$ cat flow/run.sh
#!/bin/bash
# the make line also repeats each setting of config.mk as NAME=value (left out here)
make -C /OpenROAD-flow-scripts/flow DESIGN_CONFIG=/design/flow/config.mk WORK_HOME=/design/flow/orfs CLKGATE_MAP_FILE= finish
$ cat flow/config.mk
export PLATFORM = sky130hd
export DESIGN_NAME = Basys3_Abacus_Top
export DESIGN_NICKNAME = Basys3_Abacus_Top
export VERILOG_FILES = /design/flow/design.v
export SDC_FILE = /design/flow/constraint.sdc
export NUM_CORES = 4
export LEC_CHECK = 0
export ABC_AREA = 1
export CAP_MARGIN = 20
export CORE_ASPECT_RATIO = 0.91
export CORE_MARGIN = 2
export CORE_UTILIZATION = 72
export CTS_CLUSTER_DIAMETER = 27
export GPL_ROUTABILITY_DRIVEN = 0
export PLACE_DENSITY = 0.42
export SETUP_SLACK_MARGIN = 0.7
export SLEW_MARGIN = 20
$ cat flow/constraint.sdc
create_clock -name core_clock -period 4.5 [get_ports {clk}]
set_input_delay 0.9000 -clock core_clock [delete_from_list [all_inputs] [get_ports {clk}]]
set_output_delay 0.9000 -clock core_clock [all_outputs]
set_load 0.01 [all_outputs]
$ cat flow/design.v
`timescale 1ns / 1ps
module rise_detect(
    input clk,
    input rst,
    input d,
    output rise
);
reg d_q;
always @(posedge clk) begin
    if(rst)
        d_q <= 0;
    else
        d_q <= d;
end
assign rise = d & ~d_q;
endmodule
`timescale 1ns / 1ps
module divider
#(parameter COUNT = 32'd499)
(
	input clk,
    input rst,
    input en,
    output divided_clk
    );
reg [31:0] count;
reg div_temp;
always @(posedge clk) begin
    if(rst) begin
        count <= 0;
        div_temp <= 0;
    end else if(en) begin
        count <= count + 1;
	    if(count == COUNT)
	    begin
	       count <= 0;
	       div_temp <= ~div_temp;
	    end
    end
end 
assign divided_clk = div_temp;
endmodule
`timescale 1ns / 1ps
module eight_bit_counter
#(parameter COUNT = 5)
(
    input wire clk,
    input wire rst,
    input wire tick,
    input wire reset_count,
    output wire rollover,
    output wire [7:0] count_out
);
reg int_rollover;
reg [7:0] int_count;
always @(posedge clk) begin
    if(rst || reset_count) begin
        int_count <= 0;
        int_rollover <= 0;
    end else if(tick) begin
        if(int_count == COUNT) begin
            int_count <= 0;
            int_rollover <= 1;
        end else begin
            int_count <= int_count + 1;
            int_rollover <= 0;
        end
    end 
end
assign rollover = int_rollover;
assign count_out = int_count;
endmodule
`timescale 1ns / 1ps
module bin_to_decimal(
	input [15:0] B,
	output reg [19:0] bcdout
	);
	reg [35:0] z;
	integer i;
always @(*)
  begin
    for(i = 0; i <= 35; i = i+1)
	z[i] = 0;
    z[18:3] = B;  
    repeat(13)
	 begin
	if(z[19:16] > 4)	
		z[19:16] = z[19:16] + 3;
	if(z[23:20] > 4) 	
		z[23:20] = z[23:20] + 3;
	if(z[27:24] > 4) 	
		z[27:24] = z[27:24] + 3;
	if(z[31:28] > 4) 	
		z[31:28] = z[31:28] + 3;
	if(z[35:32] > 4) 	
		z[35:32] = z[35:32] + 3;
	z[35:1] = z[34:0];
    end      
    bcdout = z[35:16]; 
  end         
endmodule
`timescale 1ns / 1ps
module increment_selector(
input selector,
input in_0,
input in_1,
output signal
    );
reg signal_temp;
always @(*) begin
    if(selector) begin
        signal_temp <= in_0;
    end else begin
        signal_temp <= in_1;
    end
end
assign signal = signal_temp;
endmodule
`timescale 1ns / 1ps
module count_time(
input master_clock,
input rst,
input set_time,
input increment_hours,
input increment_minutes,
output [5:0] raw_value_mins,
output [5:0] raw_value_hrs,
output [7:0] hours_bcd,
output [7:0] minutes_bcd,
output [7:0] seconds_bcd
    );
wire minutes_increment;
wire hours_increment;
wire seconds_ticker;
wire minutes_ticker;
wire hours_ticker;
wire [7:0] seconds_raw_value;
wire [7:0] minutes_raw_value;
wire [7:0] hours_raw_value;
wire seconds_tick;
wire minutes_tick;
wire hours_tick;
assign raw_value_hrs = hours_raw_value[5:0];
assign raw_value_mins = minutes_raw_value[5:0];
divider u1(
.clk(master_clock),
.rst(rst),
.en(1'b1),
.divided_clk(seconds_ticker)
);
rise_detect u1_edge(
.clk(master_clock),
.rst(rst),
.d(seconds_ticker),
.rise(seconds_tick)
);
eight_bit_counter #(.COUNT(59)) u2 (
.clk(master_clock),
.rst(rst),
.tick(seconds_tick),
.reset_count(1'b0),
.rollover(minutes_ticker),
.count_out(seconds_raw_value[7:0])
);
increment_selector u3(
.selector(set_time),
.in_0(increment_minutes),
.in_1(minutes_ticker),
.signal(minutes_increment)
);
rise_detect u3_edge(
.clk(master_clock),
.rst(rst),
.d(minutes_increment),
.rise(minutes_tick)
);
eight_bit_counter #(.COUNT(59)) u4 (
.clk(master_clock),
.rst(rst),
.tick(minutes_tick),
.reset_count(1'b0),
.count_out(minutes_raw_value[7:0]),
.rollover(hours_ticker)
);
increment_selector u5(
.selector(set_time),
.in_0(increment_hours),
.in_1(hours_ticker),
.signal(hours_increment)
);
rise_detect u5_edge(
.clk(master_clock),
.rst(rst),
.d(hours_increment),
.rise(hours_tick)
);
eight_bit_counter #(.COUNT(23)) u6 (
.clk(master_clock),
.rst(rst),
.tick(hours_tick),
.reset_count(1'b0),
.rollover(),
.count_out(hours_raw_value)
);
bin_to_decimal u7(
.B(seconds_raw_value[7:0]),
.bcdout(seconds_bcd)
);
bin_to_decimal u8(
.B(minutes_raw_value[7:0]),
.bcdout(minutes_bcd)
);
bin_to_decimal u9(
.B(hours_raw_value[7:0]),
.bcdout(hours_bcd)
);
endmodule
`timescale 1ns / 1ps
module debounce_button(
input clk,
input rst,
input debounce_in,
output debounce_out
    );
wire q_temp1;
wire q_temp2;
wire q_temp3;
wire q_temp3_bar;
wire slow_clk;
wire slow_tick;
assign q_temp3_bar = ~q_temp3;
assign debounce_out = q_temp3_bar & q_temp2;
d_flipflop u1(
.clk(clk),
.rst(rst),
.en(slow_tick),
.D(debounce_in),
.Q(q_temp1)
);
d_flipflop u2(
.clk(clk),
.rst(rst),
.en(slow_tick),
.D(q_temp1),
.Q(q_temp2)
);
d_flipflop u3(
.clk(clk),
.rst(rst),
.en(slow_tick),
.D(q_temp2),
.Q(q_temp3)
);
divider #(.COUNT(32'd15)) u4(
.clk(clk),
.rst(rst),
.en(1'b1),
.divided_clk(slow_clk)
);
rise_detect u4_edge(
.clk(clk),
.rst(rst),
.d(slow_clk),
.rise(slow_tick)
);
endmodule
module d_flipflop(
input clk,
input rst,
input en,
input D,
output reg Q
);
always @(posedge clk)begin
    if(rst)
        Q <= 0;
    else if(en)
        Q <= D;
end
endmodule
`timescale 1ns / 1ps
module set_time(
input master_clk,
input rst,
input change_selection,
input increment_selection,
output reg set_minutes,
output reg set_hours
    );
reg previous_change_selection_state;
reg previous_increment_selection_state;
reg mode;
always @(posedge master_clk) begin
    if(rst) begin
        mode <= 0;
        previous_change_selection_state <= 0;
    end else if(change_selection && !previous_change_selection_state) begin
        mode <= ~mode;
        previous_change_selection_state <= 1;
    end else if (!change_selection && previous_change_selection_state) begin
        mode <= mode;
        previous_change_selection_state <= 0;
    end else begin
        mode <= mode;
        previous_change_selection_state <= previous_change_selection_state;
    end
end
always @(posedge master_clk) begin
    if(rst) begin
        set_minutes <= 0;
        set_hours <= 0;
        previous_increment_selection_state <= 0;
    end else if(increment_selection && (!previous_increment_selection_state)) begin
        if(mode) begin
             set_minutes <= 1;
             set_hours <= 0;         
        end else begin
             set_minutes <= 0;
             set_hours <= 1;   
        end
        previous_increment_selection_state <= 1;
    end else if(!increment_selection && previous_increment_selection_state) begin
        set_minutes <= 0;
        set_hours <= 0; 
        previous_increment_selection_state <= 0;
    end else begin
        set_minutes <= 0;
        set_hours <= 0; 
        previous_increment_selection_state <= previous_increment_selection_state;
    end    
end    
endmodule
`timescale 1ns / 1ps
module stopwatch(
input master_clock,
input rst,
input enable,
input trigger,
input reset,
output [7:0] seconds_bcd,
output [7:0] milliseconds_bcd
    );
reg master_clock_mux;
reg trigger_enable;
reg previous_state;
wire milliseconds_tick;
wire seconds_tick;
wire milliseconds_ticker;
wire seconds_ticker;
wire [7:0] milliseconds_raw_value;
wire [7:0] seconds_raw_value;
always @(posedge master_clock) begin
    if(rst) begin
        trigger_enable <= 0;
        previous_state <= 0;
    end else if(trigger && !previous_state) begin
        trigger_enable <= ~trigger_enable;
        previous_state <= 1;
    end else if (!trigger && previous_state) begin
        trigger_enable <= trigger_enable;
        previous_state <= 0;
    end else begin
        trigger_enable <= trigger_enable;
        previous_state <= previous_state;
    end
end
always @(*) begin
    if(enable && trigger_enable) begin
        master_clock_mux = 1'b1;
    end
    else begin
        master_clock_mux = 1'b0;
    end
end
divider #(.COUNT(32'd4)) u1(
.clk(master_clock),
.rst(rst),
.en(master_clock_mux),
.divided_clk(milliseconds_ticker)
);
rise_detect u1_edge(
.clk(master_clock),
.rst(rst),
.d(milliseconds_ticker),
.rise(milliseconds_tick)
);
eight_bit_counter #(.COUNT(99)) u2 (
.clk(master_clock),
.rst(rst),
.tick(milliseconds_tick),
.reset_count(reset),
.count_out(milliseconds_raw_value[7:0]),
.rollover(seconds_ticker)
);
rise_detect u2_edge(
.clk(master_clock),
.rst(rst),
.d(seconds_ticker),
.rise(seconds_tick)
);
eight_bit_counter #(.COUNT(99)) u3 (
.clk(master_clock),
.rst(rst),
.tick(seconds_tick),
.rollover(),
.reset_count(reset),
.count_out(seconds_raw_value[7:0])
);
bin_to_decimal u4(
.B(milliseconds_raw_value[7:0]),
.bcdout(milliseconds_bcd)
);
bin_to_decimal u5(
.B(seconds_raw_value[7:0]),
.bcdout(seconds_bcd)
);
endmodule
`timescale 1ns / 1ps
module alarm(
input [5:0] alarm_mins,
input [5:0] alarm_hours,
input [5:0] mins_value,
input [5:0] hours_value,
output reg [15:0] flash
    );
always @(*) begin
    if((mins_value == alarm_mins) && (hours_value == alarm_hours)) begin
        flash <= 16'b1111111111111111;
    end else begin
        flash <= 0;
    end
end    
endmodule
`timescale 1ns / 1ps
module converter(
input [1:0] converter_input,
output reg [3:0] converter_output
    );
always @(*) begin
    case(converter_input)
        2'b00 : converter_output <= 4'b0001;
        2'b01 : converter_output <= 4'b0010;
        2'b10 : converter_output <= 4'b0100;
        default : converter_output <= 4'b1000;
    endcase
end   
endmodule
`timescale 1ns / 1ps
module mux
(
input selector,
input [15:0] group0,
input [15:0] group1,
output [15:0] group_out
);
reg [15:0] group_temp;    
assign group_out[15:0] = group_temp[15:0];  
always @(*) begin
    if(selector == 0) begin
        group_temp[15:0] <= group0[15:0];
    end
    else begin
        group_temp[15:0] <= group1[15:0];
    end
end    
endmodule
`timescale 1ns / 1ps
module display_demux(
input [1:0] mode,
input [15:0] clock_module_bcd,
input [15:0] stop_watch_bcd,
input [15:0] set_alarm_bcd,
output reg [15:0] output_bcd
);
always @(*) begin
    case(mode)
        2'b00 : output_bcd <= clock_module_bcd;
        2'b01 : output_bcd <= stop_watch_bcd;
        2'b10 : output_bcd <= clock_module_bcd;
        default : output_bcd <= set_alarm_bcd;
    endcase
end
endmodule
`timescale 1ns / 1ps
module seg7decimal(
	 input [15:0] x,
    input clk,
    input rst,
    input clr,
    output reg [6:0] a_to_g,
    output reg [3:0] an,
    output wire dp 
	 );
wire [1:0] s;	 
reg [3:0] digit;
wire [3:0] aen;
reg [3:0] clkdiv;
assign dp = 1;
assign s = clkdiv[3:2];
assign aen = 4'b1111;  
always @(posedge clk) 
	if (rst) digit <= 4'd0; else
	case(s)
	0:digit <= x[3:0];  
	1:digit <= x[7:4];  
	2:digit <= x[11:8];  
	3:digit <= x[15:12];  
	default:digit <= x[3:0];
	endcase
	always @(*)
case(digit)
0:a_to_g = 7'b1000000; 
1:a_to_g = 7'b1111001; 
2:a_to_g = 7'b0100100; 
3:a_to_g = 7'b0110000; 
4:a_to_g = 7'b0011001; 
5:a_to_g = 7'b0010010; 
6:a_to_g = 7'b0000010; 
7:a_to_g = 7'b1111000; 
8:a_to_g = 7'b0000000; 
9:a_to_g = 7'b0010000; 
'hA:a_to_g = 7'b0111111;  
'hB:a_to_g = 7'b1111111;  
'hC:a_to_g = 7'b1110111;
default: a_to_g = 7'b0000000;  
endcase
always @(*)begin
an=4'b1111;
if(aen[s] == 1)
an[s] = 0;
end
always @(posedge clk) begin
if ( clr == 1 || rst == 1)
clkdiv <= 0;
else
clkdiv <= clkdiv+1;
end
endmodule
`timescale 1ns / 1ps
 module Basys3_Abacus_Top(
	 input clk,
	 input rst,
    input btnC,
    input btnR,
    input btnU,
    input [15:0] sw,
     output [6:0] seg,
     output dp,
     output [3:0] an,
     output [15:0] led
 );
wire[15:0] seven_seg_input;
wire[15:0] clock_module_mux_output;
wire[15:0] joiner;
wire [7:0] hours_bcd;
wire [7:0] minutes_bcd;
wire [7:0] seconds_bcd;
wire [7:0] stopwatch_ms_bcd;
wire [7:0] stopwatch_s_bcd;
wire clock_mode;
wire stop_watch_mode;
wire set_time_mode;
wire set_alarm_mode;
wire set_time_inc_mins;
wire set_time_inc_hours;
wire [5:0] raw_value_mins;
wire [5:0] raw_value_hrs;
wire btnC_debounced;
wire btnU_debounced;
wire btnR_debounced;
debounce_button u_btnc(
.clk(clk),
.rst(rst),
.debounce_in(btnC),
.debounce_out(btnC_debounced)
);
debounce_button u_btnu(
.clk(clk),
.rst(rst),
.debounce_in(btnU),
.debounce_out(btnU_debounced)
);
debounce_button u_btnR(
.clk(clk),
.rst(rst),
.debounce_in(btnR),
.debounce_out(btnR_debounced)
);
converter u_mode(
.converter_input({sw[1],sw[0]}),
.converter_output({set_alarm_mode, set_time_mode, stop_watch_mode, clock_mode})
);
alarm u_alarm(
.alarm_mins(sw[9:4]),
.alarm_hours(sw[15:10]),
.mins_value(raw_value_mins),
.hours_value(raw_value_hrs),
.flash(led)
);
count_time u1(
.master_clock(clk),
.rst(rst),
.set_time(set_time_mode),
.increment_hours(set_time_inc_hours),
.increment_minutes(set_time_inc_mins),
.raw_value_mins(raw_value_mins),
.raw_value_hrs(raw_value_hrs),
.hours_bcd(hours_bcd),
.minutes_bcd(minutes_bcd),
.seconds_bcd(seconds_bcd)
);
mux u2(
.selector(btnC),
.group0({hours_bcd[7:0], minutes_bcd[7:0]}),
.group1(seconds_bcd[7:0]),
.group_out(clock_module_mux_output[15:0])
);
stopwatch u3
(
.master_clock(clk),
.rst(rst),
.enable(stop_watch_mode),
.trigger(btnC_debounced),
.reset(btnR_debounced),
.seconds_bcd(stopwatch_s_bcd),
.milliseconds_bcd(stopwatch_ms_bcd)
);
set_time u_set_time(
.master_clk(clk),
.rst(rst),
.change_selection(btnR_debounced),
.increment_selection(btnU_debounced),
.set_minutes(set_time_inc_mins),
.set_hours(set_time_inc_hours)
    );
display_demux u_display_demux(
.mode({sw[1],sw[0]}),
.clock_module_bcd(clock_module_mux_output),
.stop_watch_bcd({stopwatch_s_bcd, stopwatch_ms_bcd}),
.set_alarm_bcd(16'd0),
.output_bcd(seven_seg_input)
);
seg7decimal u5 (
.x(seven_seg_input[15:0]),
.clk(clk),
.rst(rst),
.clr(1'b0),
.a_to_g(seg),
.an(an),
.dp(dp)
);
endmodule
==> flow_metrics.env, run 1 <==
# physical design summary
export IMPL_status="finished clean"
export IMPL_grt_pass1_wl_mm=63.6
export IMPL_path_buffers=6
export IMPL_cts_sinks=243
export IMPL_chipWidth_um=157
export IMPL_dr_pass1_iters=6
export IMPL_cts_max_path_buffers=3
export IMPL_critPathMaxFanout=8
export IMPL_ys_cells=2263
export IMPL_yosysWarnings=28
export IMPL_synth_nets=2365
export IMPL_power_total_mw=6.37
export IMPL_fin_crit_ps=4320
export IMPL_grt_max_degree=35
export IMPL_core_area_sq_um=20800
export IMPL_rsz0062_at_grt="true"
export IMPL_fa_ha_area_share_pct=6.60
export IMPL_ys_sh_xor_pct=4.11
export IMPL_r2r_start="u3.u2.int_count[6]"
export IMPL_p_clk_share_pct=62.5
export IMPL_worstPathRequired_ps=4990
export IMPL_cts_reportedPaths_clkPinSlew_ps=50
export IMPL_cp_start_kind="flip-flop"
export IMPL_ys_sh_aoi_pct=9.02
export IMPL_syn_avg_cell_area_sq_um=6.79
export IMPL_whs_ps=449
export IMPL_p_sw_share_pct=22.3
export IMPL_r2r_end="seg[3]"
export IMPL_seq_power_mw=2.19
export IMPL_drv_cap=0
export IMPL_synthDistinctLibCells=58
export IMPL_critPathCaptureType="flip-flop"
export IMPL_logic_family="simple AND/OR/NAND/NOR gates"
export IMPL_n_fill_cell=1085
export IMPL_cts_tree="built"
export IMPL_min_path_type="flip-flop to flip-flop"
export IMPL_r2r_slack_ps=180
export IMPL_synth_edff_count=0
export IMPL_area_growth_syn_to_layout_pct=20.4
export IMPL_hold_buffers=0
export IMPL_crit_type="flip-flop to flip-flop"
export IMPL_cp_depth=31
export IMPL_grt_usage_pct=33.6
export IMPL_pin_count=49
export IMPL_ys_area_sq_um=15400
export IMPL_setup_violations=0
export IMPL_endpoint="seg[3]"
export IMPL_drtIter0Drc=1333
export IMPL_yosysMostFrequentCell="nand2_1"
export IMPL_antenna_found_initial=0
export IMPL_powerDensity_nw_per_um2=345
export IMPL_arrival_ps=4800
export IMPL_die_y_um=143
export IMPL_cpLargestDelayFamily="simple AND/OR/NAND/NOR gates"
export IMPL_ys_sh_simple_pct=37.4
export IMPL_rows=50
export IMPL_dp_hpwl_mm=24.1
export IMPL_peakVddDrop_mv=0.471
export IMPL_logic_area_sq_um=9200
export IMPL_pg_clk_mw=3.98
export IMPL_power_frac_seq_pct=34.3
export IMPL_numSynthFlops=243
export IMPL_clock_latency_ps=550
export IMPL_htree_levels=2
export IMPL_crit_slowest_cell="dfxtp_4"
export IMPL_synthDominantCellAreaShare_pct=31.7
export IMPL_min_from="u5.clkdiv[0]"
export IMPL_mux_share_pct=0.130
export IMPL_wl_per_cell_um=14.6
export IMPL_grt_overflow=0
export IMPL_numCtsBuffers=51
export IMPL_leakagePower_nw=8.55
export IMPL_fin_setup_tns_ps=0
export IMPL_vias=15300
export IMPL_postRouteAntennaNets=0
export IMPL_crit_path_max_incr_delay_ps=350
export IMPL_slew_violations=0
export IMPL_internal_power_mw=4.95
export IMPL_reg2reg_depth=31
export IMPL_hold_viol=0
export IMPL_grt_pass1_vias=14600
export IMPL_startpoint="u3.u2.int_count[6]"
export IMPL_power_top_group="the clock network"
export IMPL_comb_power_uw=203
export IMPL_cts_root_buf="clkbuf_16"
export IMPL_fp_util_pct=74.0
export IMPL_numPortBuffers=45
export IMPL_synth_area_leader_cell="dfxtp_1"
export IMPL_comb_power_share_pct=3.2
export IMPL_dieArea_sq_um=22500
export IMPL_postSynthSeqShare_pct=31.7
export IMPL_drc_errors=0
export IMPL_whs_endpoint="u5.clkdiv[0]"
export IMPL_finClkSkew_ps=25.3
export IMPL_avgViaCountPerCell=5.71
export IMPL_fin_crit_sh_pct=95.9
export IMPL_flop_cell="dfxtp_1"
export IMPL_worst_pin_slew_ps=987
export IMPL_top_cells_by_area="dfxtp_1, nand2_1, inv_1"
export IMPL_top_cells_by_count="nand2_1, inv_1, dfxtp_1, nor2_1, nand3_1"
export IMPL_p_switching_mw=1.42
export IMPL_hold_depth=1
export IMPL_diodes=0
export IMPL_routed_wl_mm=39.1
export IMPL_warning_count=81
export IMPL_clock_fmax_mhz=232
export IMPL_synth_cells=2263
export IMPL_flop_area_sq_um=4890
export IMPL_max_slew_margin_pct=33.3
export IMPL_synth_async_reset_ratio_pct=0
export IMPL_netlist_area_sq_um=15400
export IMPL_fin_nets=2453
[layout make-up]
cell class / count / area share (%)
multi-input cells: 1588 / 49.7
repair buffers: 73 / 3.81
well taps: 286 / 1.93
inverters: 394 / 8.10
clock inverters: 31 / 2.35
flip-flops and latches: 243 / 26.4
clock buffers: 63 / 7.64
[metrics by stage]
stage	setup slack (ps)	instance area [sq um]	cells	util [%]
2_1_floorplan	453	15500	2263	-
3_5_place_dp	-7.61	16200	2563	77.8
3_3_place_gp	185	16200	2563	77.8
6_report	185	18500	2678	89.1
4_1_cts	268	18200	2673	87.9
5_1_grt	-97.4	18500	2678	89.1
[repair_timing]
| action | 4_1_cts | 5_1_grt |
|---|---|---|
| endpoints found under the setup margin | 7 | 23 |
| buffers inserted | 16 | 5 |
| resized | 34 | 64 |
| pin swaps | 15 | 17 |
[metal layers]
metal	wire length, um	track usage (%)	part of all wire, %
met3	2260	6.00	5.8
met4	1120	13.2	2.9
met1	16200	39.9	41
met2	19600	60.5	50
met5	0	0	0
==> run 2: changes to the inputs <==
Settings changed: CORE_ASPECT_RATIO 0.91 to 0.89, CTS_CLUSTER_DIAMETER 27 to 54, CTS_CLUSTER_SIZE set to 72, GPL_ROUTABILITY_DRIVEN 0 to not set, HOLD_SLACK_MARGIN set to -0.04, MAX_ROUTING_LAYER set to met4, PLACE_DENSITY 0.42 to not set, PLACE_DENSITY_LB_ADDON set to 0.03, SETUP_SLACK_MARGIN 0.7 to 0.57, SLEW_MARGIN 20 to 35.
Clock period 4.5 ns to 4.06 ns, I/O delays scaled along.
==> flow_metrics.env, run 2 <==
# physical design summary
export IMPL_status="finished with violations"
export IMPL_so_violations="setup timing"
export IMPL_fin_area_sq_um=17700
export IMPL_leakagePower_nw=8.00
export IMPL_cts_root_buf="clkbuf_16"
export IMPL_dp_hpwl_mm=24.3
export IMPL_ys_cells=2263
export IMPL_numCtsBuffers=22
export IMPL_core_area_sq_um=21000
export IMPL_synth_cells=2263
export IMPL_utilization_pct=84.3
export IMPL_max_slew_margin_pct=48.4
export IMPL_endpoint="seg[4]"
export IMPL_chipWidth_um=159
export IMPL_slew_violations=0
export IMPL_wl_per_cell_um=13.0
export IMPL_arrival_ps=4710
export IMPL_fp_util_pct=73.1
export IMPL_vias=14500
export IMPL_fin_crit_ps=4250
export IMPL_numPortBuffers=45
export IMPL_comb_power_uw=222
export IMPL_drv_cap=0
export IMPL_whs_endpoint="u5.clkdiv[0]"
export IMPL_yosysMostFrequentCell="nand2_1"
export IMPL_grt_pass1_wl_mm=58.2
export IMPL_worst_pin_slew_ps=772
export IMPL_critPathMaxFanout=4
export IMPL_dieArea_sq_um=22500
export IMPL_p_switching_mw=1.21
export IMPL_ys_sh_xor_pct=4.11
export IMPL_flop_cell="dfxtp_1"
export IMPL_crit_path_max_incr_delay_ps=350
export IMPL_diodes=0
export IMPL_post_place_ws_ps=-264
export IMPL_mux_share_pct=0.130
export IMPL_top_cells_by_area="dfxtp_1, nand2_1, inv_1"
export IMPL_clock_latency_ps=550
export IMPL_area_growth_syn_to_layout_pct=15.3
export IMPL_htree_levels=1
export IMPL_top_cells_by_count="nand2_1, inv_1, dfxtp_1, nor2_1, nand3_1"
export IMPL_grt_max_degree=31
export IMPL_place_congestion=0.886
export IMPL_cts_max_path_buffers=3
export IMPL_synthDominantCellAreaShare_pct=31.7
export IMPL_synthDistinctLibCells=58
export IMPL_synth_async_reset_ratio_pct=0
export IMPL_grt_usage_pct=30.4
export IMPL_pg_clk_mw=2.21
export IMPL_p_clk_share_pct=45.5
export IMPL_post_place_cells=2602
export IMPL_internal_power_mw=3.63
export IMPL_fin_cells=2662
export IMPL_powerDensity_nw_per_um2=273
export IMPL_rsz0062_at_grt="true"
export IMPL_clock_fmax_mhz=235
export IMPL_power_top_group="registers"
export IMPL_syn_avg_cell_area_sq_um=6.79
export IMPL_p_sw_share_pct=25.0
export IMPL_min_path_type="flip-flop to flip-flop"
export IMPL_seq_power_mw=2.42
export IMPL_power_total_mw=4.85
export IMPL_fa_ha_area_share_pct=6.60
export IMPL_critPathCaptureType="flip-flop"
export IMPL_n_fill_cell=1344
export IMPL_cts_reportedPaths_clkPinSlew_ps=70
export IMPL_path_buffers=4
export IMPL_drc_errors=0
export IMPL_postSynthSeqShare_pct=31.7
export IMPL_cts_tree="built"
export IMPL_netlist_area_sq_um=15400
export IMPL_fin_crit_sh_pct=105
export IMPL_ys_area_sq_um=15400
export IMPL_synth_area_leader_cell="dfxtp_1"
export IMPL_yosysWarnings=28
export IMPL_finClkSkew_ps=40.7
export IMPL_comb_power_share_pct=4.6
export IMPL_synth_edff_count=0
export IMPL_ys_sh_simple_pct=37.4
export IMPL_hold_depth=1
export IMPL_ys_sh_aoi_pct=9.02
export IMPL_routed_wl_mm=34.7
export IMPL_logic_family="simple AND/OR/NAND/NOR gates"
export IMPL_startpoint="u3.u2.int_count[5]"
export IMPL_grt_pass1_vias=13700
export IMPL_cp_start_kind="flip-flop"
export IMPL_cts_sinks=243
export IMPL_warning_count=79
export IMPL_r2r_end="seg[4]"
export IMPL_rows=50
export IMPL_whs_ps=439
export IMPL_hold_viol=0
export IMPL_fin_setup_tns_ps=-1180
export IMPL_crit_path_frequent_cell="ha_2"
export IMPL_reg2reg_depth=30
export IMPL_worstPathRequired_ps=4520
export IMPL_dr_pass1_iters=5
export IMPL_die_y_um=142
export IMPL_fin_nets=2463
export IMPL_pin_count=49
export IMPL_crit_slowest_cell="dfxtp_4"
export IMPL_setup_violations=7
export IMPL_peakVddDrop_mv=0.400
export IMPL_r2r_start="u3.u2.int_count[5]"
export IMPL_r2r_slack_ps=-190
export IMPL_cpLargestDelayFamily="adder cells"
export IMPL_antenna_found_initial=0
export IMPL_crit_type="flip-flop to flip-flop"
export IMPL_grt_overflow=0
export IMPL_avgViaCountPerCell=5.45
export IMPL_final_setup_worst_slack_ps=-187
export IMPL_synth_nets=2365
export IMPL_drtIter0Drc=950
export IMPL_numSynthFlops=243
export IMPL_postRouteAntennaNets=0
export IMPL_min_from="u5.clkdiv[0]"
export IMPL_cp_depth=30
export IMPL_power_frac_seq_pct=49.9
export IMPL_placed_area_sq_um=16500
==> run 2: cell type report <==
cell class,count,area [sq um],share of cell area [%]
Clock buffer,24,558,3.15
Timing Repair Buffer,112,942,5.32
Multi-Input combinational cell,1588,9260,52.3
Sequential cell,243,4870,27.5
Tap cell,286,358,2.02
Inverter,394,1490,8.43
Clock inverter,15,228,1.29
==> run 2: layer usage <==
layer	global-route usage, %	wire length, um
met5	-	0
met2	54.0	16900
met4	7.70	733
met3	3.62	1580
met1	37.0	15600
==> run 2: timing repair <==
item	CTS	global route
cloned	0	0
resized	37	73
hold buffers	0	0
setup buffers	9	12
endpoints found under the setup margin	23	15
pin swaps	21	37
==> run 3: changes to the inputs <==
Settings changed: CORE_ASPECT_RATIO 0.89 to not set, CORE_UTILIZATION 72 to 70, CTS_CLUSTER_DIAMETER 54 to 29, CTS_CLUSTER_SIZE 72 to not set, HOLD_SLACK_MARGIN -0.04 to not set, MAX_ROUTING_LAYER met4 to not set, PLACE_DENSITY_LB_ADDON 0.03 to 0.26, SETUP_SLACK_MARGIN 0.57 to 0.4, SLEW_MARGIN 35 to 20.
Clock period 4.06 ns to 5.17 ns, I/O delays scaled along.
==> flow_metrics.env, run 3 <==
# physical design summary
export IMPL_drtIter0Drc=962
export IMPL_rows=54
export IMPL_postSynthSeqShare_pct=31.7
export IMPL_wl_per_cell_um=13.6
export IMPL_synth_edff_count=0
export IMPL_core_area_sq_um=21700
export IMPL_p_clk_share_pct=62.1
export IMPL_critPathCaptureType="flip-flop"
export IMPL_numSynthFlops=243
export IMPL_synth_area_leader_cell="dfxtp_1"
export IMPL_n_fill_cell=1356
export IMPL_flop_cell="dfxtp_1"
export IMPL_p_sw_share_pct=22.8
export IMPL_warning_count=77
export IMPL_grt_max_degree=32
export IMPL_postRouteAntennaNets=0
export IMPL_htree_levels=2
export IMPL_min_path_type="flip-flop to flip-flop"
export IMPL_comb_power_uw=166
export IMPL_cp_depth=31
export IMPL_pg_clk_mw=3.40
export IMPL_fin_area_sq_um=18100
export IMPL_leakagePower_nw=8.19
export IMPL_drc_errors=0
export IMPL_netlist_area_sq_um=15400
export IMPL_grt_usage_pct=29.7
export IMPL_ys_area_sq_um=15400
export IMPL_max_slew_margin_pct=22.1
export IMPL_synth_async_reset_ratio_pct=0
export IMPL_whs_endpoint="u5.clkdiv[0]"
export IMPL_fin_nets=2446
export IMPL_grt_pass1_vias=14400
export IMPL_top_cells_by_count="nand2_1, inv_1, dfxtp_1, nor2_1, nand3_1"
export IMPL_power_frac_seq_pct=34.8
export IMPL_crit_path_max_incr_delay_ps=360
export IMPL_ys_sh_aoi_pct=9.02
export IMPL_ys_sh_xor_pct=4.11
export IMPL_power_top_group="the clock network"
export IMPL_p_switching_mw=1.25
export IMPL_reg2reg_depth=31
export IMPL_syn_avg_cell_area_sq_um=6.79
export IMPL_logic_family="simple AND/OR/NAND/NOR gates"
export IMPL_drv_cap=0
export IMPL_hold_buffers=0
export IMPL_internal_power_mw=4.23
export IMPL_die_y_um=152
export IMPL_slew_violations=0
export IMPL_ys_sh_simple_pct=37.4
export IMPL_powerDensity_nw_per_um2=302
export IMPL_crit_slowest_cell="dfxtp_4"
export IMPL_dp_hpwl_mm=23.6
export IMPL_synth_nets=2365
export IMPL_comb_power_share_pct=3.0
export IMPL_synth_cells=2263
export IMPL_clock_latency_ps=560
export IMPL_hold_viol=0
export IMPL_path_buffers=5
export IMPL_arrival_ps=5130
export IMPL_cts_tree="built"
export IMPL_cts_sinks=243
export IMPL_routed_wl_mm=36.2
export IMPL_chipWidth_um=152
export IMPL_fin_setup_tns_ps=0
export IMPL_fa_ha_area_share_pct=6.60
export IMPL_whs_ps=444
export IMPL_r2r_end="seg[6]"
export IMPL_placed_area_sq_um=16000
export IMPL_numPortBuffers=45
export IMPL_area_growth_syn_to_layout_pct=17.9
export IMPL_cts_reportedPaths_clkPinSlew_ps=50
export IMPL_clock_fmax_mhz=213
export IMPL_cts_max_path_buffers=3
export IMPL_endpoint="seg[6]"
export IMPL_cts_root_buf="clkbuf_16"
export IMPL_antenna_found_initial=0
export IMPL_dieArea_sq_um=23200
export IMPL_fin_crit_ps=4690
export IMPL_crit_type="flip-flop to flip-flop"
export IMPL_worst_pin_slew_ps=1150
export IMPL_mux_share_pct=0.130
export IMPL_dr_pass1_iters=6
export IMPL_fp_util_pct=70.9
export IMPL_seq_power_mw=1.91
export IMPL_fin_cells=2667
export IMPL_setup_violations=0
export IMPL_cp_start_kind="flip-flop"
export IMPL_pin_count=49
export IMPL_status="finished clean"
export IMPL_startpoint="u3.u2.int_count[5]"
export IMPL_critPathMaxFanout=5
export IMPL_synthDominantCellAreaShare_pct=31.7
export IMPL_numCtsBuffers=53
export IMPL_rsz0062_at_grt="true"
export IMPL_synthDistinctLibCells=58
export IMPL_vias=15000
export IMPL_top_cells_by_area="dfxtp_1, nand2_1, inv_1"
export IMPL_finClkSkew_ps=22.6
export IMPL_grt_pass1_wl_mm=60.8
export IMPL_r2r_slack_ps=480
export IMPL_fin_crit_sh_pct=90.7
export IMPL_place_congestion=0.850
export IMPL_r2r_start="u3.u2.int_count[5]"
export IMPL_ys_cells=2263
export IMPL_avgViaCountPerCell=5.61
export IMPL_diodes=0
export IMPL_yosysMostFrequentCell="nand2_1"
export IMPL_post_place_cells=2557
export IMPL_crit_path_frequent_cell="ha_2"
export IMPL_yosysWarnings=28
export IMPL_hold_depth=1
export IMPL_worstPathRequired_ps=5610
export IMPL_grt_overflow=0
export IMPL_min_from="u5.clkdiv[0]"
export IMPL_peakVddDrop_mv=0.331
export IMPL_cpLargestDelayFamily="adder cells"
==> run 3: per-layer routing <==
layer	global-route usage, %	vias to the layer above	share of wire [%]
met1	33.9	6828	41
met5	0	-	0
li1	-	7505	-
met3	4.75	127	5.2
met2	55.5	503	51
met4	11.6	0	3.1
==> run 3: cell type report <==
class	count	area [sq um]	share of cell area, %
clock buffers	64	1450	7.99
multi-input cells	1588	8970	49.5
repair buffers	64	593	3.27
flip-flops and latches	243	4880	26.9
inverters	394	1490	8.20
clock inverters	34	395	2.18
well taps	280	350	1.93
==> run 3: timing repair <==
action	in CTS	in global routing
gates resized	7	50
endpoints found under the setup margin	7	23
buffers inserted	3	9
cloned	0	0
pin swaps	1	9
==> run 3: through the flow <==
step / util (%) / power [mW] / setup WS [ps]
after floorplan: - / 2.04 / 646
after detailed placement: 73.8 / 2.10 / 183
final: 83.6 / 5.47 / 481
after global placement: 73.8 / 2.09 / 410
after global routing: 83.6 / 5.62 / 176
after CTS: 82.5 / 5.50 / 415
==> run 4: changes to the inputs <==
Settings changed: ABC_AREA 1 to not set, CORE_UTILIZATION 70 to 69, CTS_CLUSTER_DIAMETER 29 to not set, CTS_CLUSTER_SIZE set to 14, PLACE_DENSITY_LB_ADDON 0.26 to not set, SETUP_SLACK_MARGIN 0.4 to not set.
Clock period 5.17 ns to 5.52 ns, I/O delays scaled along.
==> flow_metrics.env, run 4 <==
# physical design summary
export IMPL_status="finished clean"
export IMPL_dieArea_sq_um=24600
export IMPL_slew_violations=0
export IMPL_postRouteAntennaNets=0
export IMPL_fin_crit_sh_pct=95.3
export IMPL_wl_per_cell_um=15.6
export IMPL_fin_crit_ps=5260
export IMPL_final_setup_worst_slack_ps=258
export IMPL_p_sw_share_pct=21.1
export IMPL_min_path_type="flip-flop to flip-flop"
export IMPL_wl_met3_mm=1.88
export IMPL_leakagePower_nw=6.72
export IMPL_vias=14700
export IMPL_ys_area_sq_um=16100
export IMPL_fin_cells=2382
export IMPL_clock_latency_ps=530
export IMPL_power_total_mw=3.88
export IMPL_grt_overflow=0
export IMPL_max_slew_margin_pct=24.6
export IMPL_critPathCaptureType="flip-flop"
export IMPL_grt_max_degree=35
export IMPL_whs_ps=445
export IMPL_grt_pass1_wl_mm=61.6
export IMPL_top_layer="met4"
export IMPL_htree_levels=1
export IMPL_arrival_ps=5680
export IMPL_fin_nets=2151
export IMPL_min_from="u5.clkdiv[0]"
export IMPL_postSynthSeqShare_pct=30.2
export IMPL_die_y_um=157
export IMPL_numSynthFlops=243
export IMPL_crit_path_max_incr_delay_ps=420
export IMPL_p_clk_share_pct=51.1
export IMPL_hold_buffers=0
export IMPL_synthDistinctLibCells=101
export IMPL_r2r_slack_ps=260
export IMPL_ys_sh_simple_pct=27.7
export IMPL_drt_met1_wl_mm=16.3
export IMPL_logic_family="simple AND/OR/NAND/NOR gates"
export IMPL_yosysWarnings=28
export IMPL_diodes=0
export IMPL_synthDominantCellAreaShare_pct=30.2
export IMPL_clock_fmax_mhz=190
export IMPL_finClkSkew_ps=11.8
export IMPL_place_congestion=0.939
export IMPL_hold_viol=0
export IMPL_synth_nets=2139
export IMPL_fp_util_pct=70.6
export IMPL_whs_endpoint="u5.clkdiv[0]"
export IMPL_yosysMostFrequentCell="nor2_1"
export IMPL_reg2reg_depth=28
export IMPL_cp_start_kind="flip-flop"
export IMPL_comb_power_share_pct=3.1
export IMPL_post_place_cells=2325
export IMPL_startpoint="u3.u2.int_count[5]"
export IMPL_r2r_end="seg[6]"
export IMPL_cts_max_path_buffers=3
export IMPL_fa_ha_area_share_pct=6.30
export IMPL_p_switching_uw=818
export IMPL_crit_path_frequent_cell="ha_4"
export IMPL_top_cells_by_count="nor2_1, dfxtp_1, nand2_1, xor2_1, xnor2_1"
export IMPL_grt_usage_pct=29.2
export IMPL_numPortBuffers=45
export IMPL_netlist_area_sq_um=16100
export IMPL_grt_pass1_vias=13700
export IMPL_mux_share_pct=2.90
export IMPL_cp_depth=28
export IMPL_synth_async_reset_ratio_pct=0
export IMPL_cts_reportedPaths_clkPinSlew_ps=60
export IMPL_comb_power_uw=119
export IMPL_post_place_ws_ps=-27.3
export IMPL_worstPathRequired_ps=5940
export IMPL_setup_violations=0
export IMPL_wl_met2_mm=17.9
export IMPL_area_growth_syn_to_layout_pct=12.0
export IMPL_ys_sh_xor_pct=12.2
export IMPL_cpLargestDelayFamily="AND-OR/OR-AND gates"
export IMPL_top_cells_by_area="dfxtp_1, nor2_1, ha_1"
export IMPL_path_buffers=3
export IMPL_powerDensity_nw_per_um2=215
export IMPL_ys_sh_aoi_pct=15.8
export IMPL_drtIter0Drc=1132
export IMPL_antenna_found_initial=0
export IMPL_dr_pass1_iters=5
export IMPL_synth_area_leader_cell="dfxtp_1"
export IMPL_worst_pin_slew_ps=1130
export IMPL_synth_edff_count=0
export IMPL_hold_depth=1
export IMPL_endpoint="seg[6]"
export IMPL_chipWidth_um=157
export IMPL_crit_type="flip-flop to flip-flop"
export IMPL_power_top_group="the clock network"
export IMPL_pin_count=49
export IMPL_cts_root_buf="clkbuf_16"
export IMPL_flop_cell="dfxtp_1"
export IMPL_peakVddDrop_mv=0.278
export IMPL_warning_count=78
export IMPL_core_area_sq_um=22800
export IMPL_seq_power_mw=1.78
export IMPL_power_frac_seq_pct=45.8
export IMPL_ys_cells=2037
export IMPL_drc_errors=0
export IMPL_internal_power_mw=3.06
export IMPL_r2r_start="u3.u2.int_count[5]"
export IMPL_crit_slowest_cell="or4_4"
export IMPL_avgViaCountPerCell=6.15
export IMPL_pg_clk_mw=1.98
export IMPL_synth_cells=2037
export IMPL_drv_cap=0
export IMPL_cts_tree="built"
export IMPL_critPathMaxFanout=6
export IMPL_syn_avg_cell_area_sq_um=7.90
export IMPL_rows=55
export IMPL_numCtsBuffers=26
export IMPL_fin_area_sq_um=18000
export IMPL_dp_hpwl_mm=25.8
export IMPL_placed_area_sq_um=16800
export IMPL_cts_sinks=243
export IMPL_routed_wl_mm=37.1
[run 4: layout make-up]
class | count | area [sq um]
clock inverters | 15 | 254
well taps | 313 | 392
flip-flops and latches | 243 | 4870
clock buffers | 33 | 747
multi-input cells | 1606 | 10700
fillers | 1623 | 4750
inverters | 79 | 299
repair buffers | 93 | 806
[run 4: timing repair]
action	in CTS	in global routing
buffers inserted	0	9
pin swaps	1	15
gates resized	4	34
endpoints found under the setup margin	3	7
[run 4: layer usage]
metal	vias up	global-route usage (%)
met3	96	3.30
met4	0	9.61
met5	-	0
met2	446	51.5
met1	6858	37.0
li1	7254	-
[run 4: per-stage QoR]
step | util [%] | setup TNS, ps
floorplan | - | 0
global placement | 73.7 | 0
detailed placement | 73.7 | -27.9
CTS | 78.2 | 0
global route | 79.1 | -33.8
finish | 79.1 | 0
==> run 5: changes to the inputs <==
Settings changed: ABC_AREA set to 1, CORE_UTILIZATION 69 to 72, CTS_CLUSTER_DIAMETER set to 394, CTS_CLUSTER_SIZE 14 to 10, PLACE_DENSITY_LB_ADDON set to 0.04, SETUP_SLACK_MARGIN set to 0.45, SLEW_MARGIN 20 to 40.
Clock period 5.52 ns to 3.88 ns, I/O delays scaled along.
==> flow_metrics.env, run 5 <==
# physical design summary
export IMPL_path_buffers=6
export IMPL_top_cells_by_count="nand2_1, inv_1, dfxtp_1, nor2_1, nand3_1"
export IMPL_p_switching_mw=1.13
export IMPL_slew_violations=0
export IMPL_post_place_ws_ps=-406
export IMPL_ys_sh_simple_pct=37.4
export IMPL_vias=15000
export IMPL_endpoint="seg[4]"
export IMPL_dp_hpwl_mm=25.3
export IMPL_fin_setup_tns_ps=-4040
export IMPL_p_sw_share_pct=22.5
export IMPL_ys_area_sq_um=15400
export IMPL_final_setup_worst_slack_ps=-596
export IMPL_r2r_start="u3.u2.int_count[6]"
export IMPL_peakVddDrop_mv=0.319
export IMPL_grt_max_degree=28
export IMPL_numSynthFlops=243
export IMPL_rsz0062_at_grt="true"
export IMPL_comb_power_share_pct=4.8
export IMPL_startpoint="u3.u2.int_count[6]"
export IMPL_wl_per_cell_um=13.3
export IMPL_grt_overflow=0
export IMPL_flop_area_sq_um=4870
export IMPL_power_total_mw=5.02
export IMPL_whs_endpoint="u5.clkdiv[0]"
export IMPL_crit_path_max_incr_delay_ps=320
export IMPL_p_clk_share_pct=44.7
export IMPL_synth_cells=2263
export IMPL_power_top_group="registers"
export IMPL_power_frac_seq_pct=50.5
export IMPL_setup_violations=7
export IMPL_ys_sh_aoi_pct=9.02
export IMPL_clock_latency_ps=550
export IMPL_synth_edff_count=0
export IMPL_ys_sh_xor_pct=4.11
export IMPL_r2r_end="seg[4]"
export IMPL_top_cells_by_area="dfxtp_1, nand2_1, inv_1"
export IMPL_r2r_slack_ps=-600
export IMPL_critPathMaxFanout=10
export IMPL_comb_power_uw=241
export IMPL_fin_crit_ps=4480
export IMPL_fin_nets=2520
export IMPL_synth_area_leader_cell="dfxtp_1"
export IMPL_postRouteAntennaNets=0
export IMPL_crit_slowest_cell="dfxtp_2"
export IMPL_arrival_ps=4900
export IMPL_fin_crit_sh_pct=115
export IMPL_utilization_pct=85.2
export IMPL_internal_power_mw=3.89
export IMPL_crit_type="flip-flop to flip-flop"
export IMPL_cts_reportedPaths_clkPinSlew_ps=60
export IMPL_ys_cells=2263
export IMPL_cts_max_path_buffers=3
export IMPL_syn_avg_cell_area_sq_um=6.79
export IMPL_avgViaCountPerCell=5.57
export IMPL_leakagePower_nw=8.23
export IMPL_fin_cells=2694
export IMPL_cpLargestDelayFamily="adder cells"
export IMPL_grt_pass1_wl_mm=59.9
export IMPL_grt_usage_pct=31.1
export IMPL_numPortBuffers=45
export IMPL_critPathCaptureType="flip-flop"
export IMPL_postSynthSeqShare_pct=31.7
export IMPL_pin_count=49
export IMPL_cts_sinks=243
export IMPL_routed_wl_mm=35.9
export IMPL_reg2reg_depth=31
export IMPL_diodes=0
export IMPL_min_path_type="flip-flop to flip-flop"
export IMPL_cts_root_buf="clkbuf_16"
export IMPL_drtIter0Drc=875
export IMPL_yosysWarnings=28
export IMPL_netlist_area_sq_um=15400
export IMPL_antenna_found_initial=0
export IMPL_worst_pin_slew_ps=746
export IMPL_n_fill_cell=1309
export IMPL_seq_power_mw=2.54
export IMPL_status="finished with violations"
export IMPL_core_area_sq_um=21000
export IMPL_area_growth_syn_to_layout_pct=16.1
export IMPL_finClkSkew_ps=17.4
export IMPL_post_place_cells=2638
export IMPL_rows=53
export IMPL_max_slew_margin_pct=49.7
export IMPL_cts_tree="built"
export IMPL_min_from="u5.clkdiv[0]"
export IMPL_worstPathRequired_ps=4310
export IMPL_numCtsBuffers=28
export IMPL_hold_viol=0
export IMPL_so_violations="setup timing"
export IMPL_pg_clk_mw=2.24
export IMPL_chipWidth_um=150
export IMPL_drc_errors=0
export IMPL_synthDominantCellAreaShare_pct=31.7
export IMPL_synth_async_reset_ratio_pct=0
export IMPL_cp_start_kind="flip-flop"
export IMPL_cp_depth=31
export IMPL_die_y_um=150
export IMPL_flop_cell="dfxtp_1"
export IMPL_yosysMostFrequentCell="nand2_1"
export IMPL_synth_nets=2365
export IMPL_dr_pass1_iters=5
export IMPL_mux_share_pct=0.130
export IMPL_dieArea_sq_um=22500
export IMPL_logic_family="simple AND/OR/NAND/NOR gates"
export IMPL_powerDensity_nw_per_um2=281
export IMPL_drv_cap=0
export IMPL_fp_util_pct=73.3
export IMPL_grt_pass1_vias=14300
export IMPL_warning_count=79
export IMPL_place_congestion=0.884
export IMPL_clock_fmax_mhz=223
export IMPL_logic_area_sq_um=9080
export IMPL_htree_levels=1
export IMPL_hold_buffers=0
export IMPL_fa_ha_area_share_pct=6.60
export IMPL_hold_depth=1
export IMPL_synthDistinctLibCells=58
==> run 5: per-layer routing <==
metal | global-route usage [%] | routed length (um)
met1 | 36.1 | 14900
met2 | 58.1 | 18100
met5 | 0 | 0
met3 | 3.91 | 1830
met4 | 11.7 | 1120
==> run 5: layout make-up <==
class | instances | area share, %
Multi-Input combinational cell | 1588 | 50.9
Sequential cell | 243 | 27.3
Inverter | 394 | 8.39
Timing Repair Buffer | 163 | 7.43
Clock buffer | 29 | 3.95
Tap cell | 275 | 1.93
Clock inverter | 2 | 0.140
==> run 5: stage by stage <==
step,hold WS [ps],instance area (sq um)
final,437,17800
after global routing,451,17800
after CTS,445,17700
after detailed placement,431,16800
after global placement,413,16800
after floorplan,402,15500
==> run 5: repair_timing <==
item / in CTS / in global routing
setup buffers: 11 / 14
setup endpoints to repair: 23 / 12
endpoints found under the hold margin: 0 / 0
pin swaps: 31 / 24
resized: 35 / 20
==> run 6: changes to the inputs <==
Settings changed: ABC_AREA 1 to not set, CORE_UTILIZATION 72 to 68, CTS_CLUSTER_DIAMETER 394 to not set, CTS_CLUSTER_SIZE 10 to 87, HOLD_SLACK_MARGIN set to -0.1, PLACE_DENSITY_LB_ADDON 0.04 to not set, SETUP_SLACK_MARGIN 0.45 to 1.56, SLEW_MARGIN 40 to 20.
Clock period 3.88 ns to 9.72 ns, I/O delays scaled along.
==> flow_metrics.env, run 6 <==
# physical design summary
export IMPL_wl_per_cell_um=15.3
export IMPL_synth_edff_count=0
export IMPL_utilization_pct=74.8
export IMPL_cts_root_buf="clkbuf_16"
export IMPL_power_top_group="the clock network"
export IMPL_whs_endpoint="u5.clkdiv[0]"
export IMPL_fin_crit_sh_pct=66.4
export IMPL_avgViaCountPerCell=6.09
export IMPL_cts_tree="built"
export IMPL_comb_power_uw=64.9
export IMPL_fin_setup_tns_ps=0
export IMPL_cp_depth=30
export IMPL_diodes=0
export IMPL_dr_pass1_iters=5
export IMPL_dieArea_sq_um=24900
export IMPL_comb_power_share_pct=3.0
export IMPL_chipWidth_um=158
export IMPL_fin_nets=2110
export IMPL_max_slew_margin_pct=36.5
export IMPL_pg_clk_mw=1.09
export IMPL_ys_cells=2037
export IMPL_numCtsBuffers=26
export IMPL_crit_path_frequent_cell="ha_1"
export IMPL_p_switching_uw=472
export IMPL_r2r_end="seg[1]"
export IMPL_numPortBuffers=45
export IMPL_ys_area_sq_um=16100
export IMPL_drtIter0Drc=1131
export IMPL_crit_path_max_incr_delay_ps=530
export IMPL_internal_power_mw=1.69
export IMPL_routed_wl_mm=35.8
export IMPL_place_congestion=0.880
export IMPL_startpoint="u3.u2.int_count[5]"
export IMPL_critPathMaxFanout=8
export IMPL_numSynthFlops=243
export IMPL_ys_sh_aoi_pct=15.8
export IMPL_flop_area_sq_um=4860
export IMPL_peakVddDrop_mv=0.171
export IMPL_p_sw_share_pct=21.8
export IMPL_finClkSkew_ps=9.97
export IMPL_postRouteAntennaNets=0
export IMPL_fa_ha_area_share_pct=6.30
export IMPL_yosysMostFrequentCell="nor2_1"
export IMPL_synth_async_reset_ratio_pct=0
export IMPL_leakagePower_nw=6.48
export IMPL_warning_count=78
export IMPL_seq_power_mw=1.01
export IMPL_n_fill_cell=1822
export IMPL_critPathCaptureType="flip-flop"
export IMPL_ctsResizeCount=0
export IMPL_netlist_area_sq_um=16100
export IMPL_fin_crit_ps=6450
export IMPL_drv_cap=0
export IMPL_clock_latency_ps=550
export IMPL_cts_sinks=243
export IMPL_cpLargestDelayFamily="simple AND/OR/NAND/NOR gates"
export IMPL_cts_setup_buffers=0
export IMPL_die_y_um=158
export IMPL_grt_max_degree=60
export IMPL_crit_slowest_cell="or4_1"
export IMPL_area_growth_syn_to_layout_pct=8.43
export IMPL_core_area_sq_um=23300
export IMPL_syn_avg_cell_area_sq_um=7.90
export IMPL_flop_cell="dfxtp_1"
export IMPL_grt_pass1_vias=12900
export IMPL_grt_pass1_wl_mm=59.4
export IMPL_pin_count=49
export IMPL_ys_sh_xor_pct=12.2
export IMPL_crit_type="flip-flop to flip-flop"
export IMPL_hold_buffers=0
export IMPL_synth_cells=2037
export IMPL_synthDistinctLibCells=101
export IMPL_slew_violations=0
export IMPL_r2r_slack_ps=3270
export IMPL_dp_hpwl_mm=25.0
export IMPL_grt_usage_pct=27.9
export IMPL_status="finished clean"
export IMPL_path_buffers=4
export IMPL_fp_util_pct=69.0
export IMPL_rows=56
export IMPL_reg2reg_depth=30
export IMPL_synthDominantCellAreaShare_pct=30.2
export IMPL_cp_start_kind="flip-flop"
export IMPL_setup_violations=0
export IMPL_rsz0062_at_grt="false"
export IMPL_clock_fmax_mhz=155
export IMPL_antenna_found_initial=0
export IMPL_vias=14300
export IMPL_drc_errors=0
export IMPL_p_clk_share_pct=50.3
export IMPL_hold_viol=0
export IMPL_cts_max_path_buffers=3
export IMPL_synth_area_leader_cell="dfxtp_1"
export IMPL_worstPathRequired_ps=10190
export IMPL_postSynthSeqShare_pct=30.2
export IMPL_logic_area_sq_um=10400
export IMPL_synth_nets=2139
export IMPL_worst_pin_slew_ps=945
export IMPL_endpoint="seg[1]"
export IMPL_min_path_type="flip-flop to flip-flop"
export IMPL_power_frac_seq_pct=46.7
export IMPL_min_from="u5.clkdiv[0]"
export IMPL_r2r_start="u3.u2.int_count[5]"
export IMPL_logic_family="simple AND/OR/NAND/NOR gates"
export IMPL_ys_sh_simple_pct=27.7
export IMPL_arrival_ps=6930
export IMPL_mux_share_pct=2.90
export IMPL_grt_overflow=0
export IMPL_yosysWarnings=28
export IMPL_top_cells_by_count="nor2_1, dfxtp_1, nand2_1, xor2_1, xnor2_1"
export IMPL_powerDensity_nw_per_um2=124
export IMPL_htree_levels=1
export IMPL_hold_depth=1
export IMPL_top_cells_by_area="dfxtp_1, nor2_1, ha_1"
export IMPL_cts_reportedPaths_clkPinSlew_ps=70
run 6: metrics by stage:
| stage | worst slack [ps] | total power [mW] | hold WS, ps | std cells | cell area (sq um) |
|---|---|---|---|---|---|
| global placement | 3530 | 1.09 | 414 | 2298 | 16500 |
| finish | 3270 | 2.16 | 440 | 2345 | 17400 |
| detailed placement | 3400 | 1.10 | 426 | 2298 | 16500 |
| global route | 2720 | 2.22 | 454 | 2345 | 17400 |
| CTS | 3350 | 2.17 | 441 | 2344 | 17400 |
| floorplan | 4030 | 1.07 | 402 | 2037 | 16100 |
run 6: area by class of cell:
cell class	instances	share of cell area [%]
Tap cell	319	2.29
Multi-Input combinational cell	1606	59.8
Timing Repair Buffer	52	2.84
Sequential cell	243	27.9
Clock inverter	15	1.38
Inverter	79	1.70
Clock buffer	31	4.07
run 6: routing by layer:
| metal | global-route usage, % | share of wire [%] | up-vias | wire length (um) |
|---|---|---|---|---|
| met5 | 0 | 0 | - | 0 |
| met4 | 8.27 | 2.5 | 0 | 879 |
| met3 | 4.02 | 5.1 | 72 | 1820 |
| met2 | 47.6 | 47 | 373 | 16800 |
| met1 | 36.6 | 46 | 6678 | 16300 |
| li1 | - | - | 7169 | - |
==> run 7: changes to the inputs <==
Settings changed: CORE_UTILIZATION 68 to 17, CTS_CLUSTER_SIZE 87 to not set, HOLD_SLACK_MARGIN -0.1 to not set, SETUP_SLACK_MARGIN 1.56 to not set.
Clock period 9.72 ns to 12.4 ns, I/O delays scaled along.
==> flow_metrics.env, run 7 <==
# physical design summary
export IMPL_status="finished clean"
export IMPL_grt_overflow=0
export IMPL_fp_util_pct=17.2
export IMPL_fa_ha_area_share_pct=6.30
export IMPL_endpoint="led[12]"
export IMPL_path_cells="clkdlybuf4s50_1, xnor2_1, nand4_1, nor3_4, clkdlybuf4s50_1"
export IMPL_startpoint="sw[6]"
export IMPL_setup_violations=0
export IMPL_p_clk_share_pct=48.0
export IMPL_critPathMaxFanout=16
export IMPL_clock_latency_ps=550
export IMPL_fin_setup_tns_ps=0
export IMPL_top_cells_by_count="nor2_1, dfxtp_1, nand2_1, xor2_1, xnor2_1"
export IMPL_drtIter0Drc=1081
export IMPL_ys_sh_aoi_pct=15.8
export IMPL_ys_sh_simple_pct=27.7
export IMPL_grt_pass1_wl_mm=63.2
export IMPL_mux_share_pct=2.90
export IMPL_min_path_type="flip-flop to flip-flop"
export IMPL_fin_crit_ps=7330
export IMPL_yosysMostFrequentCell="nor2_1"
export IMPL_pin_count=49
export IMPL_flop_cell="dfxtp_1"
export IMPL_synth_edff_count=0
export IMPL_grt_pass1_vias=12600
export IMPL_htree_levels=1
export IMPL_comb_power_share_pct=3.4
export IMPL_area_growth_syn_to_layout_pct=15.1
export IMPL_cts_sinks=243
export IMPL_min_from="u5.clkdiv[0]"
export IMPL_drv_cap=0
export IMPL_warning_count=76
export IMPL_numPortBuffers=45
export IMPL_p_switching_uw=364
export IMPL_fin_crit_sh_pct=59.1
export IMPL_cts_tree="built"
export IMPL_diodes=0
export IMPL_power_top_group="registers"
export IMPL_fin_nets=2107
export IMPL_critPathCaptureType="primary output"
export IMPL_hold_depth=1
export IMPL_top_cells_by_area="dfxtp_1, nor2_1, ha_1"
export IMPL_whs_ps=439
export IMPL_postRouteAntennaNets=0
export IMPL_antenna_found_initial=1
export IMPL_place_congestion=0.828
export IMPL_cpLargestDelayFamily="buffers and inverters"
export IMPL_wl_per_cell_um=11.5
export IMPL_power_total_mw=1.63
export IMPL_cp_depth=5
export IMPL_slew_violations=0
export IMPL_numSynthFlops=243
export IMPL_netlist_area_sq_um=16100
export IMPL_worstPathRequired_ps=9920
export IMPL_hold_viol=0
export IMPL_pg_clk_uw=782
export IMPL_rows=112
export IMPL_vias=13900
export IMPL_reg2reg_depth=29
export IMPL_synth_cells=2037
export IMPL_power_frac_seq_pct=48.6
export IMPL_ys_sh_xor_pct=12.2
export IMPL_drc_errors=0
export IMPL_syn_avg_cell_area_sq_um=7.90
export IMPL_crit_path_frequent_cell="clkdlybuf4s50_1"
export IMPL_internal_power_mw=1.26
export IMPL_cts_root_buf="clkbuf_16"
export IMPL_arrival_ps=4850
export IMPL_clock_fmax_mhz=136
export IMPL_p_sw_share_pct=22.3
export IMPL_core_area_sq_um=93600
export IMPL_r2r_slack_ps=5980
export IMPL_powerDensity_nw_per_um2=88.0
export IMPL_cts_setup_buffers=0
export IMPL_ctsResizeCount=0
export IMPL_logic_family="simple AND/OR/NAND/NOR gates"
export IMPL_hold_buffers=0
export IMPL_postSynthSeqShare_pct=30.2
export IMPL_leakagePower_nw=6.43
export IMPL_cp_start_kind="input port"
export IMPL_rsz0062_at_grt="false"
export IMPL_cts_max_path_buffers=3
export IMPL_finClkSkew_ps=11.3
export IMPL_r2r_start="u3.u2.int_count[5]"
export IMPL_peakVddDrop_mv=0.0710
export IMPL_dieArea_sq_um=97100
export IMPL_max_slew_margin_pct=36.6
export IMPL_yosysWarnings=28
export IMPL_die_y_um=312
export IMPL_comb_power_uw=54.8
export IMPL_crit_slowest_cell="clkdlybuf4s50_1"
export IMPL_avgViaCountPerCell=4.26
export IMPL_r2r_end="seg[5]"
export IMPL_crit_type="input port to primary output"
export IMPL_dr_pass1_iters=5
export IMPL_synth_async_reset_ratio_pct=0
export IMPL_synthDistinctLibCells=101
export IMPL_whs_endpoint="u5.clkdiv[0]"
export IMPL_grt_usage_pct=7.54
export IMPL_ys_area_sq_um=16100
export IMPL_seq_power_uw=791
export IMPL_ys_cells=2037
export IMPL_dp_hpwl_mm=27.4
export IMPL_worst_pin_slew_ps=944
export IMPL_chipWidth_um=312
export IMPL_numCtsBuffers=25
export IMPL_grt_max_degree=60
export IMPL_cts_reportedPaths_clkPinSlew_ps=70
export IMPL_synth_area_leader_cell="dfxtp_1"
export IMPL_n_fill_cell=10500
export IMPL_crit_path_max_incr_delay_ps=670
export IMPL_routed_wl_mm=37.6
export IMPL_synth_nets=2139
export IMPL_synthDominantCellAreaShare_pct=30.2
export IMPL_path_buffers=2
## run 7: metrics by stage
step / cells / setup WS [ps] / util [%] / instance area [sq um]
finish: 3274 / 5070 / 19.8 / 18500
global route: 3274 / 4940 / 19.8 / 18500
CTS: 3274 / 4720 / 19.8 / 18500
detailed placement: 3232 / 4740 / 18.9 / 17700
global placement: 3232 / 4770 / 18.9 / 17700
floorplan: 2037 / 5890 / - / 16100
## run 7: routing by layer
layer	part of all wire, %	up-vias	track usage, %
met3	5.3	45	1.22
met4	1.6	2	1.42
met1	51	6431	11.4
li1	-	7167	-
met5	0.035	-	0
met2	42	300	11.1
## run 7: area by class of cell
cell class	count	area [sq um]	share of cell area (%)
multi-input cells	1606	10500	56.5
flip-flops and latches	243	4860	26.3
well taps	1254	1570	8.48
clock inverters	8	138	0.743
repair buffers	50	483	2.61
inverters	79	297	1.60
clock buffers	34	699	3.78
==> run 8: changes to the inputs <==
Settings changed: CORE_UTILIZATION 17 to 31, CTS_CLUSTER_SIZE set to 44, MAX_ROUTING_LAYER set to met5, PLACE_DENSITY_LB_ADDON set to 0.12, SETUP_SLACK_MARGIN set to 0.23.
Clock period 12.4 ns to 3.85 ns, I/O delays scaled along.
==> flow_metrics.env, run 8 <==
# physical design summary
export IMPL_synth_nets=2139
export IMPL_worst_pin_slew_ps=824
export IMPL_finClkSkew_ps=18.3
export IMPL_critPathMaxFanout=3
export IMPL_dr_pass1_iters=5
export IMPL_ys_cells=2037
export IMPL_grt_overflow=0
export IMPL_fp_util_pct=31.4
export IMPL_power_frac_seq_pct=46.3
export IMPL_cpLargestDelayFamily="simple AND/OR/NAND/NOR gates"
export IMPL_fin_setup_tns_ps=-9360
export IMPL_synth_area_leader_cell="dfxtp_1"
export IMPL_cp_depth=30
export IMPL_power_total_mw=5.51
export IMPL_fin_cells=3087
export IMPL_yosysWarnings=28
export IMPL_cts_tree="built"
export IMPL_p_sw_share_pct=22.5
export IMPL_drc_errors=0
export IMPL_synthDominantCellAreaShare_pct=30.2
export IMPL_cts_root_buf="clkbuf_16"
export IMPL_r2r_slack_ps=-1380
export IMPL_logic_area_sq_um=10700
export IMPL_min_from="u5.clkdiv[0]"
export IMPL_clock_fmax_mhz=191
export IMPL_cts_max_path_buffers=3
export IMPL_synth_async_reset_ratio_pct=0
export IMPL_logic_family="simple AND/OR/NAND/NOR gates"
export IMPL_dieArea_sq_um=53700
export IMPL_flop_cell="dfxtp_1"
export IMPL_p_switching_mw=1.24
export IMPL_hold_buffers=0
export IMPL_ys_area_sq_um=16100
export IMPL_pin_count=49
export IMPL_path_buffers=4
export IMPL_peakVddDrop_mv=0.277
export IMPL_whs_ps=440
export IMPL_numCtsBuffers=29
export IMPL_grt_usage_pct=16.0
export IMPL_avgViaCountPerCell=4.97
export IMPL_dp_hpwl_mm=33.2
export IMPL_rows=83
export IMPL_worstPathRequired_ps=4340
export IMPL_comb_power_uw=192
export IMPL_numPortBuffers=45
export IMPL_wl_per_cell_um=14.1
export IMPL_cts_sinks=243
export IMPL_setup_violations=7
export IMPL_crit_type="flip-flop to flip-flop"
export IMPL_post_place_ws_ps=-1670
export IMPL_status="finished with violations"
export IMPL_synthDistinctLibCells=101
export IMPL_post_place_cells=3022
export IMPL_crit_slowest_cell="or4_4"
export IMPL_powerDensity_nw_per_um2=262
export IMPL_n_fill_cell=5308
export IMPL_internal_power_mw=4.27
export IMPL_utilization_pct=40.9
export IMPL_arrival_ps=5720
export IMPL_numSynthFlops=243
export IMPL_synth_edff_count=0
export IMPL_fin_crit_sh_pct=136
export IMPL_area_growth_syn_to_layout_pct=30.5
export IMPL_final_setup_worst_slack_ps=-1380
export IMPL_grt_pass1_vias=14800
export IMPL_grt_pass1_wl_mm=72.6
export IMPL_power_top_group="the clock network"
export IMPL_antenna_found_initial=0
export IMPL_chipWidth_um=232
export IMPL_min_path_type="flip-flop to flip-flop"
export IMPL_htree_levels=1
export IMPL_placed_area_sq_um=19800
export IMPL_pg_clk_mw=2.77
export IMPL_cts_reportedPaths_clkPinSlew_ps=60
export IMPL_seq_power_mw=2.55
export IMPL_postRouteAntennaNets=0
export IMPL_startpoint="u3.u2.int_count[5]"
export IMPL_fin_area_sq_um=21000
export IMPL_warning_count=79
export IMPL_crit_path_frequent_cell="ha_4"
export IMPL_die_y_um=232
export IMPL_place_congestion=0.839
export IMPL_yosysMostFrequentCell="nor2_1"
export IMPL_critPathCaptureType="flip-flop"
export IMPL_grt_max_degree=37
export IMPL_clock_latency_ps=560
export IMPL_p_clk_share_pct=50.3
export IMPL_cp_start_kind="flip-flop"
export IMPL_rsz0062_at_grt="true"
export IMPL_drtIter0Drc=619
export IMPL_whs_endpoint="u5.clkdiv[0]"
export IMPL_comb_power_share_pct=3.5
export IMPL_drv_cap=0
export IMPL_synth_cells=2037
export IMPL_crit_path_max_incr_delay_ps=520
export IMPL_netlist_area_sq_um=16100
export IMPL_top_cells_by_area="dfxtp_1, nor2_1, ha_1"
export IMPL_mux_share_pct=2.90
export IMPL_top_cells_by_count="nor2_1, dfxtp_1, nand2_1, xor2_1, xnor2_1"
export IMPL_ys_sh_simple_pct=27.7
export IMPL_leakagePower_nw=8.33
export IMPL_vias=15300
export IMPL_ys_sh_xor_pct=12.2
export IMPL_core_area_sq_um=51300
export IMPL_so_violations="setup timing"
export IMPL_r2r_end="seg[1]"
export IMPL_hold_depth=1
export IMPL_r2r_start="u3.u2.int_count[5]"
export IMPL_fin_nets=2486
export IMPL_endpoint="seg[1]"
export IMPL_diodes=0
export IMPL_postSynthSeqShare_pct=30.2
export IMPL_syn_avg_cell_area_sq_um=7.90
export IMPL_ys_sh_aoi_pct=15.8
export IMPL_reg2reg_depth=30
export IMPL_fa_ha_area_share_pct=6.30
export IMPL_slew_violations=0
export IMPL_fin_crit_ps=5230
export IMPL_routed_wl_mm=43.5
export IMPL_max_slew_margin_pct=44.6
export IMPL_hold_viol=0
export IMPL_flop_area_sq_um=4870
## run 8: area by class of cell
cell class / instances / area share (%)
multi-input combinational: 1607 / 50.9
sequential: 243 / 23.2
timing repair buffer: 424 / 15.7
clock buffer: 40 / 4.18
tap: 680 / 4.05
inverter: 79 / 1.45
clock inverter: 14 / 0.506
## run 8: layer usage
metal  GRT usage [%]  share of wire, %
met5               0                 0
met4            3.63               1.7
met3            1.69               2.8
met2            26.4                45
met1            22.4                50
## run 8: timing repair
item | CTS | global route
buffers inserted | 6 | 4
gates cloned | 1 | 0
pin swaps | 19 | 4
resized | 22 | 11
endpoints found under the setup margin | 7 | 7
Power figures rest on the tool's default switching activity, not on a simulated workload.
